==> willow <==
## ALUUnit
module ALUUnit(clock, ALUOp, funct, a, b, result, zero, carryOut);
Settings: LEC_CHECK=0, ABC_AREA=1, CAP_MARGIN=20, CORE_ASPECT_RATIO=1.12, CORE_MARGIN=2, CORE_UTILIZATION=66, CTS_CLUSTER_DIAMETER=361, CTS_CLUSTER_SIZE=98, SETUP_SLACK_MARGIN=1.08, SLEW_MARGIN=20, TNS_END_PERCENT=5; clock period 3.7 ns.
run.sh (not shown) runs the stock make flow with config.mk's settings and CLKGATE_MAP_FILE=.
==> inputs of raven, as changes to willow <==
ABC_AREA = not set   (was 1)
CORE_ASPECT_RATIO = not set   (was 1.12)
CORE_UTILIZATION = 57   (was 66)
CTS_CLUSTER_DIAMETER = not set   (was 361)
CTS_CLUSTER_SIZE = not set   (was 98)
SETUP_SLACK_MARGIN = 0.94   (was 1.08)
TNS_END_PERCENT = not set   (was 5)
==> flow/constraint.sdc (replaced) <==
create_clock -name core_clock -period 3.5 [get_ports {clock}]
set_input_delay 0.7000 -clock core_clock [delete_from_list [all_inputs] [get_ports {clock}]]
set_output_delay 0.7000 -clock core_clock [all_outputs]
set_load 0.01 [all_outputs]
==> inputs of delta, as changes to willow <==
ABC_AREA = not set   (was 1)
CORE_ASPECT_RATIO = not set   (was 1.12)
CORE_UTILIZATION = 72   (was 66)
CTS_CLUSTER_DIAMETER = not set   (was 361)
CTS_CLUSTER_SIZE = 14   (was 98)
HOLD_SLACK_MARGIN = 0.29   (was not set)
MAX_ROUTING_LAYER = met4   (was not set)
SETUP_SLACK_MARGIN = 0.17   (was 1.08)
TNS_END_PERCENT = 60   (was 5)
==> flow/constraint.sdc (replaced) <==
create_clock -name core_clock -period 2.73 [get_ports {clock}]
set_input_delay 0.5460 -clock core_clock [delete_from_list [all_inputs] [get_ports {clock}]]
set_output_delay 0.5460 -clock core_clock [all_outputs]
set_load 0.01 [all_outputs]
==> inputs of harbor, as changes to willow <==
CORE_ASPECT_RATIO = not set   (was 1.12)
CORE_UTILIZATION = 49   (was 66)
CTS_CLUSTER_DIAMETER = 378   (was 361)
CTS_CLUSTER_SIZE = 91   (was 98)
MAX_ROUTING_LAYER = met4   (was not set)
PLACE_DENSITY_LB_ADDON = 0.06   (was not set)
SETUP_SLACK_MARGIN = 0.82   (was 1.08)
==> flow/constraint.sdc (replaced) <==
create_clock -name core_clock -period 5.0 [get_ports {clock}]
set_input_delay 1.0000 -clock core_clock [delete_from_list [all_inputs] [get_ports {clock}]]
set_output_delay 1.0000 -clock core_clock [all_outputs]
set_load 0.01 [all_outputs]
==> qor summary <==
quantity                                                                  willow                      delta                 harbor                      raven
Status                                                  timing/DRC/antenna clean  aborted with a tool error  timing/DRC/antenna clean   finished with violations
Last stage reached                                                             -         detailed placement                      -                          -
Layout check failures                                                          -                          -                      -               setup timing
Core footprint                                                         13000 µm²                   9770 µm²              17800 µm²                  12500 µm²
Max Cap Viol                                                                   0                          -                      0                          0
Number of inverters outside the clock class in the layout                    340                          -                    340                         93
Final-report max-slew violation count                                          0                          -                      0                          0
Power group with the highest consumption                     combinational logic                          -       sequential cells        combinational logic
DR vias/cell                                                                5.68                          -                   5.05                       6.76
Worst setup path class                                                reg -> reg                          -             reg -> reg                 reg -> reg
Instance count on the critical path                                           16                          -                     18                         16
Slowest cell on crit path                                  sky130_fd_sc_hd__fa_2                          -  sky130_fd_sc_hd__fa_1  sky130_fd_sc_hd__a2111o_1
Antenna violations before repair                                               0                          -                      0                          0
Proportion of synthesized chip area in sequential cells                    0.236                      0.288                  0.236                      0.288
GR met3 Demand/Resource                                                   0.0693                          -                 0.0515                      0.115
Worst Setup Start Kind                                                 flip-flop                          -              flip-flop                  flip-flop
Post-route design area                                                 10600 µm²                          -              10300 µm²                  10900 µm²
Part of the cycle the worst path needs                                     0.777                          -                  0.663                       1.12
Total power consumption of the routed design                             3560 µW                          -                2580 µW                    4170 µW

---

==> inputs of run a <==
==> flow/design.v <==
module ANDarray (regDst, ALUSrc, memToReg, regWrite, memRead, memWrite, branch, ALUOp1, ALUOp2, op);
	input[5:0] op;
	output regDst, ALUSrc, memToReg, regWrite, memRead, memWrite, branch, ALUOp1, ALUOp2;
	wire Rformat, lw, sw, beq;
	assign Rformat = (~op[0]) & (~op[1]) & (~op[2]) & (~op[3]) & (~op[4]) & (~op[5]), lw = (op[0]) & (op[1]) & (~op[2]) & (~op[3]) & (~op[4]) & (op[5]), sw = (op[0]) & (op[1]) & (~op[2]) & (op[3]) & (~op[4]) & (op[5]), beq = (~op[0]) & (~op[1]) & (op[2]) & (~op[3]) & (~op[4]) & (~op[5]);
	assign regDst = Rformat;
	assign ALUSrc = lw | sw;
	assign memToReg =  lw;
	assign regWrite = Rformat | lw;
	assign memRead = lw;
	assign memWrite = sw;
	assign branch = beq;
	assign ALUOp1 = Rformat;
	assign ALUOp2 = beq;
endmodule
module ALUControl(operation, ALUOp, ff);
	input[1:0] ALUOp;
	input [5:0] ff;
	output [2:0] operation;
	wire w0, w1, w2, w3;
	assign w0 = ff[0] | ff[3];
	assign operation[0] = ALUOp[1] & w0;
	assign w1 = ~ff[2];
	assign w2 = ~ALUOp[1];
	assign operation[1] = w2 | w1;
	assign w3 = ff[1] & ALUOp[1];
	assign operation[2] = w3 | ALUOp[0];
endmodule
module ALU32Bit(zero, carryOut, result, a, b, op);
	input [31:0] a, b;
	input [2:0] op;
	output reg [31:0] result;
	output zero, carryOut;
	reg carryOut;
	assign zero = (result == 0) ? 1 : 0;
	always @(a or b or op)
	begin
		carryOut = 1'b0;
		case(op)
			0: result = a & b;
			1: result = a | b;
			2: {carryOut, result[31:0]} = a + b;
			6: {carryOut, result[31:0]} = a - b;
			7: result = a < b ? 1 : 0;
			default: result = 0;
		endcase
	end
endmodule
module ALUUnit(clock, ALUOp, funct, a, b, result, zero, carryOut);
	input clock;
	input [1:0] ALUOp;
	input [5:0] funct;
	input [31:0] a, b;
	output reg [31:0] result;
	output reg zero, carryOut;
	reg [1:0] aluOpQ;
	reg [5:0] functQ;
	reg [31:0] aQ, bQ;
	wire [2:0] operation;
	wire [31:0] aluResult;
	wire aluZero, aluCarry;
	ALUControl ctl(operation, aluOpQ, functQ);
	ALU32Bit alu(aluZero, aluCarry, aluResult, aQ, bQ, operation);
	always @(posedge clock)
	begin
		aluOpQ <= ALUOp;
		functQ <= funct;
		aQ <= a;
		bQ <= b;
		result <= aluResult;
		zero <= aluZero;
		if (operation == 3'd2 || operation == 3'd6)
			carryOut <= aluCarry;
	end
endmodule
==> flow/run.sh <==
#!/bin/bash
# the make line also repeats each setting of config.mk as NAME=value (left out here)
make -C /OpenROAD-flow-scripts/flow DESIGN_CONFIG=/design/flow/config.mk WORK_HOME=/design/flow/orfs CLKGATE_MAP_FILE= finish
==> flow/config.mk <==
export PLATFORM = sky130hd
export DESIGN_NAME = ALUUnit
export DESIGN_NICKNAME = ALUUnit
export VERILOG_FILES = /design/flow/design.v
export SDC_FILE = /design/flow/constraint.sdc
export NUM_CORES = 4
export LEC_CHECK = 0
export ABC_AREA = 1
export CAP_MARGIN = 15
export CORE_MARGIN = 2
export CORE_UTILIZATION = 65
export CTS_CLUSTER_DIAMETER = 346
export CTS_CLUSTER_SIZE = 96
export PLACE_DENSITY = 0.36
export SETUP_SLACK_MARGIN = -0.17
export SLEW_MARGIN = 20
export TNS_END_PERCENT = 40
==> flow/constraint.sdc <==
create_clock -name core_clock -period 3.73 [get_ports {clock}]
set_input_delay 0.7460 -clock core_clock [delete_from_list [all_inputs] [get_ports {clock}]]
set_output_delay 0.7460 -clock core_clock [all_outputs]
set_load 0.01 [all_outputs]
==> inputs of run b, as changes to run a <==
- ABC_AREA: 1 -> unset
- CAP_MARGIN: 15 -> 20
- CORE_UTILIZATION: 65 -> 45
- CTS_CLUSTER_DIAMETER: 346 -> unset
- CTS_CLUSTER_SIZE: 96 -> unset
- PLACE_DENSITY: 0.36 -> unset
- SETUP_SLACK_MARGIN: -0.17 -> 0.7
- TNS_END_PERCENT: 40 -> unset
==> flow/constraint.sdc (replaced) <==
create_clock -name core_clock -period 2.42 [get_ports {clock}]
set_input_delay 0.4840 -clock core_clock [delete_from_list [all_inputs] [get_ports {clock}]]
set_output_delay 0.4840 -clock core_clock [all_outputs]
set_load 0.01 [all_outputs]
==> inputs of run c, as changes to run a <==
- ABC_AREA: 1 -> unset
- CAP_MARGIN: 15 -> 40
- CORE_UTILIZATION: 65 -> 72
- CTS_CLUSTER_DIAMETER: 346 -> unset
- CTS_CLUSTER_SIZE: 96 -> 14
- HOLD_SLACK_MARGIN: unset -> 0.29
- MAX_ROUTING_LAYER: unset -> met4
- PLACE_DENSITY: 0.36 -> unset
- SETUP_SLACK_MARGIN: -0.17 -> 0.37
- TNS_END_PERCENT: 40 -> 60
==> flow/constraint.sdc (replaced) <==
create_clock -name core_clock -period 2.73 [get_ports {clock}]
set_input_delay 0.5460 -clock core_clock [delete_from_list [all_inputs] [get_ports {clock}]]
set_output_delay 0.5460 -clock core_clock [all_outputs]
set_load 0.01 [all_outputs]
==> comparison <==
- Between run a and run b, the lower area after synthesis is in run b (gap about 22%, measured against run b).
- Run c died in detailed placement. Run b produced a layout that fails on negative setup slack. Run a produced a clean layout.
- Clock-buffer cell count is the same in run b and run a.
- In run a the via count is larger than in run b, by 13%.
- Between run a and run b, the lower final area is in run a (gap 17%, measured against run b).
- Between run a and run b, the lower maximum frequency is in run b (gap 15%, measured against run b).
- Non-clock buffer count: run b is higher than run a (331).
- In run b the combinational power is larger than in run a, by 130%.
- Against run a, the routed wire length of run b is lower by about 2.2%.

---

==> 02-01: inputs <==
Starts from the design.v that is shown in full above.
make LEC_CHECK=0 ABC_AREA=0 CAP_MARGIN=0 CORE_MARGIN=2 CORE_UTILIZATION=66 GPL_TIMING_DRIVEN=1 MAX_ROUTING_LAYER=met4 PLACE_DENSITY=0.58 SLEW_MARGIN=20 TNS_END_PERCENT=100 finish   # period 2.83 ns
==> inputs of 11-18, as changes to 02-01 <==
ABC_AREA = unset   (was 0)
CAP_MARGIN = 20   (was 0)
CORE_UTILIZATION = 65   (was 66)
CTS_CLUSTER_DIAMETER = 346   (was unset)
CTS_CLUSTER_SIZE = 96   (was unset)
GPL_TIMING_DRIVEN = unset   (was 1)
MAX_ROUTING_LAYER = unset   (was met4)
PLACE_DENSITY = unset   (was 0.58)
SETUP_SLACK_MARGIN = -0.17   (was unset)
TNS_END_PERCENT = 40   (was 100)
==> flow/constraint.sdc (replaced) <==
create_clock -name core_clock -period 3.73 [get_ports {clock}]
set_input_delay 0.7460 -clock core_clock [delete_from_list [all_inputs] [get_ports {clock}]]
set_output_delay 0.7460 -clock core_clock [all_outputs]
set_load 0.01 [all_outputs]
==> inputs of 12-22, as changes to 02-01 <==
ABC_AREA = unset   (was 0)
CAP_MARGIN = 20   (was 0)
CORE_UTILIZATION = 40   (was 66)
GPL_TIMING_DRIVEN = unset   (was 1)
MAX_ROUTING_LAYER = unset   (was met4)
PLACE_DENSITY = unset   (was 0.58)
TNS_END_PERCENT = unset   (was 100)
==> flow/constraint.sdc (replaced) <==
create_clock -name core_clock -period 5.0 [get_ports {clock}]
set_input_delay 1.0000 -clock core_clock [delete_from_list [all_inputs] [get_ports {clock}]]
set_output_delay 1.0000 -clock core_clock [all_outputs]
set_load 0.01 [all_outputs]
==> comparison table <==
Peak fanout along the critical path: 02-01 -; 11-18 2; 12-22 11
Leakage power total: 02-01 -; 11-18 0.00419 uW; 12-22 0.00389 uW
Finished Layout Cells: 02-01 -; 11-18 1,182; 12-22 1,202
Number of remaining DRC errors: 02-01 -; 11-18 0; 12-22 0
Total overflow reported by the global router: 02-01 -; 11-18 0; 12-22 0
Worst path bufs/invs: 02-01 -; 11-18 1; 12-22 1
Final instance area: 02-01 -; 11-18 9240 sq um; 12-22 8810 sq um
Maximum number of pins on one net before global-route repair: 02-01 -; 11-18 20; 12-22 33
Fp_density: 02-01 67.2%; 11-18 66.6%; 12-22 40.5%
Clock latency (worst-skew pair): 02-01 -; 11-18 0.40 ns; 12-22 0.36 ns
Via count of the first global-routing pass: 02-01 -; 11-18 7,312; 12-22 6,544
Routed vias/inst: 02-01 -; 11-18 6.68; 12-22 5.77
Hold bufs inserted after CTS: 02-01 -; 11-18 0; 12-22 0
Run status: 02-01 stopped before the end; 11-18 finished with violations; 12-22 complete, no violations
Failing step: 02-01 clock tree synthesis; 11-18 -; 12-22 -
Layout check failures: 02-01 -; 11-18 negative setup slack; 12-22 -
Part of the power in the clock network: 02-01 -; 11-18 23.1%; 12-22 29.7%
Slew at the pin with the worst max-slew slack: 02-01 -; 11-18 1.17 ns; 12-22 0.899 ns
Smallest hold slack: 02-01 -; 11-18 0.642 ns; 12-22 0.637 ns
Critical path's largest stage delay: 02-01 -; 11-18 0.47 ns; 12-22 0.63 ns
Multi-input gate share of the layout cell area: 02-01 -; 11-18 51.4%; 12-22 52.6%
Maximum clock rate: 02-01 -; 11-18 261 MHz; 12-22 233 MHz
GR Layer Usage met3: 02-01 -; 11-18 10.1%; 12-22 4.35%
Fraction of area in registers: 02-01 -; 11-18 22.7%; 12-22 23.8%
Part of the power in combinational logic: 02-01 -; 11-18 38.1%; 12-22 32.2%
Power is estimated from default activity; no workload was simulated.
